==> flow/design.v (excerpt) <==
module chip_to_symbol 
(
input logic         i_clk,
input logic         i_rst_n,
input logic         i_stream,
input logic         i_stream_valid,
output logic [3:0]  o_symbol,
output logic        o_symbol_valid       
);
Size in the first run: about 3100 cells after synthesis, ~9 I/O pins, about 23000 um2 of cells after synthesis.
make LEC_CHECK=0 ABC_AREA=1 CAP_MARGIN=15 CELL_PAD_IN_SITES_DETAIL_PLACEMENT=0 CELL_PAD_IN_SITES_GLOBAL_PLACEMENT=0 CORE_MARGIN=2 CORE_UTILIZATION=72 CTS_CLUSTER_DIAMETER=36 CTS_CLUSTER_SIZE=73 GPL_TIMING_DRIVEN=1 HOLD_SLACK_MARGIN=-0.08 PLACE_DENSITY=0.63 SETUP_SLACK_MARGIN=1.17 SLEW_MARGIN=5 finish   # period 4.09 ns
run.sh (not shown) runs the stock make flow with config.mk's settings and CLKGATE_MAP_FILE=.
The baseline never finished: it broke off in 5_1_grt (GRT-0232).
Rerun with:
- CAP_MARGIN: 15 -> 20
- CELL_PAD_IN_SITES_DETAIL_PLACEMENT: 0 -> default
- CELL_PAD_IN_SITES_GLOBAL_PLACEMENT: 0 -> default
- CTS_CLUSTER_DIAMETER: 36 -> default
- CTS_CLUSTER_SIZE: 73 -> default
- GPL_TIMING_DRIVEN: 1 -> default
- HOLD_SLACK_MARGIN: -0.08 -> default
- PLACE_DENSITY: 0.63 -> 0.38
- SETUP_SLACK_MARGIN: 1.17 -> 0.35
- SLEW_MARGIN: 5 -> 20
- TNS_END_PERCENT: default -> 10
- Now the flow completed and failed the layout checks on negative setup slack
- synthesized area stays the same
- synthesized cell count does not change
- die size is unchanged
Rerun with:
- ABC_AREA: 1 -> default
- CORE_UTILIZATION: 72 -> 40
- PLACE_DENSITY: 0.38 -> default
- SETUP_SLACK_MARGIN: 0.35 -> default
- TNS_END_PERCENT: 10 -> default
- clock period: 4.09 -> 7.27 ns (I/O delays scaled with it)
- Now the flow went through all stages and came out clean
- worst setup slack improves by 1100 ps
- worst hold slack improves by 130 ps
Rerun with:
- SETUP_SLACK_MARGIN: default -> -0.44
Sequential share of layout area stays the same.
Setup slack does not change.
Non-clock buffer count is unchanged.
Critical path depth stays the same.
Flip-flop count stays the same.
Routed wire length does not change.
Final cell count is unchanged.
Global-route usage does not change.


job 6153:
Starting RTL as in the previous note.
==> flow/config.mk <==
export PLATFORM = sky130hd
export DESIGN_NAME = chip_to_symbol
export DESIGN_NICKNAME = chip_to_symbol
export VERILOG_FILES = /design/flow/design.v
export SDC_FILE = /design/flow/constraint.sdc
export NUM_CORES = 4
export LEC_CHECK = 0
export ABC_AREA = 1
export CAP_MARGIN = 20
export CORE_MARGIN = 2
export CORE_UTILIZATION = 66
export SETUP_SLACK_MARGIN = 1.52
export SLEW_MARGIN = 20
export TNS_END_PERCENT = 5
==> flow/constraint.sdc <==
create_clock -name core_clock -period 5.1 [get_ports {i_clk}]
set_input_delay 1.0200 -clock core_clock [delete_from_list [all_inputs] [get_ports {i_clk}]]
set_output_delay 1.0200 -clock core_clock [all_outputs]
set_load 0.01 [all_outputs]
Edits applied to the flow inputs when going from job 6153 to job 703:
- a deleted ABC_AREA that had been 1
- a change of CORE_UTILIZATION from 66 to 16
- a deleted TNS_END_PERCENT that had been 5
- a deleted SETUP_SLACK_MARGIN that had been 1.52
- a change of the clock period (ns, I/O delays scaled along) from 5.1 to 7.27
--- outcome ---
Final routed wirelength across all metal layers (job 6153 / job 703): 1.13. Clock-buffer cell count ends up lower on job 6153. Between job 6153 and job 703, multi-input combinational cell count decreased. In the final design statistics, job 703 uses more standard cells in total than job 6153.
Inputs modified between job 703 and job 858:
- swapping 16 for 40 in CORE_UTILIZATION
- swapping 7.27 for 10.0 in the clock period (ns, I/O delays scaled along)
==> comparison <==
- For the sequential share of layout area, job 858 came in 0.58 points higher than job 703 did.
- Lower combinational fraction of the cell area among job 858 and job 703: job 703
- Register-to-register slack for job 858: 2910 ps up relative to job 703
- Initial antenna violation count (lower): job 858
- Job 858 ended with every stage complete and zero timing, DRC or antenna violations.
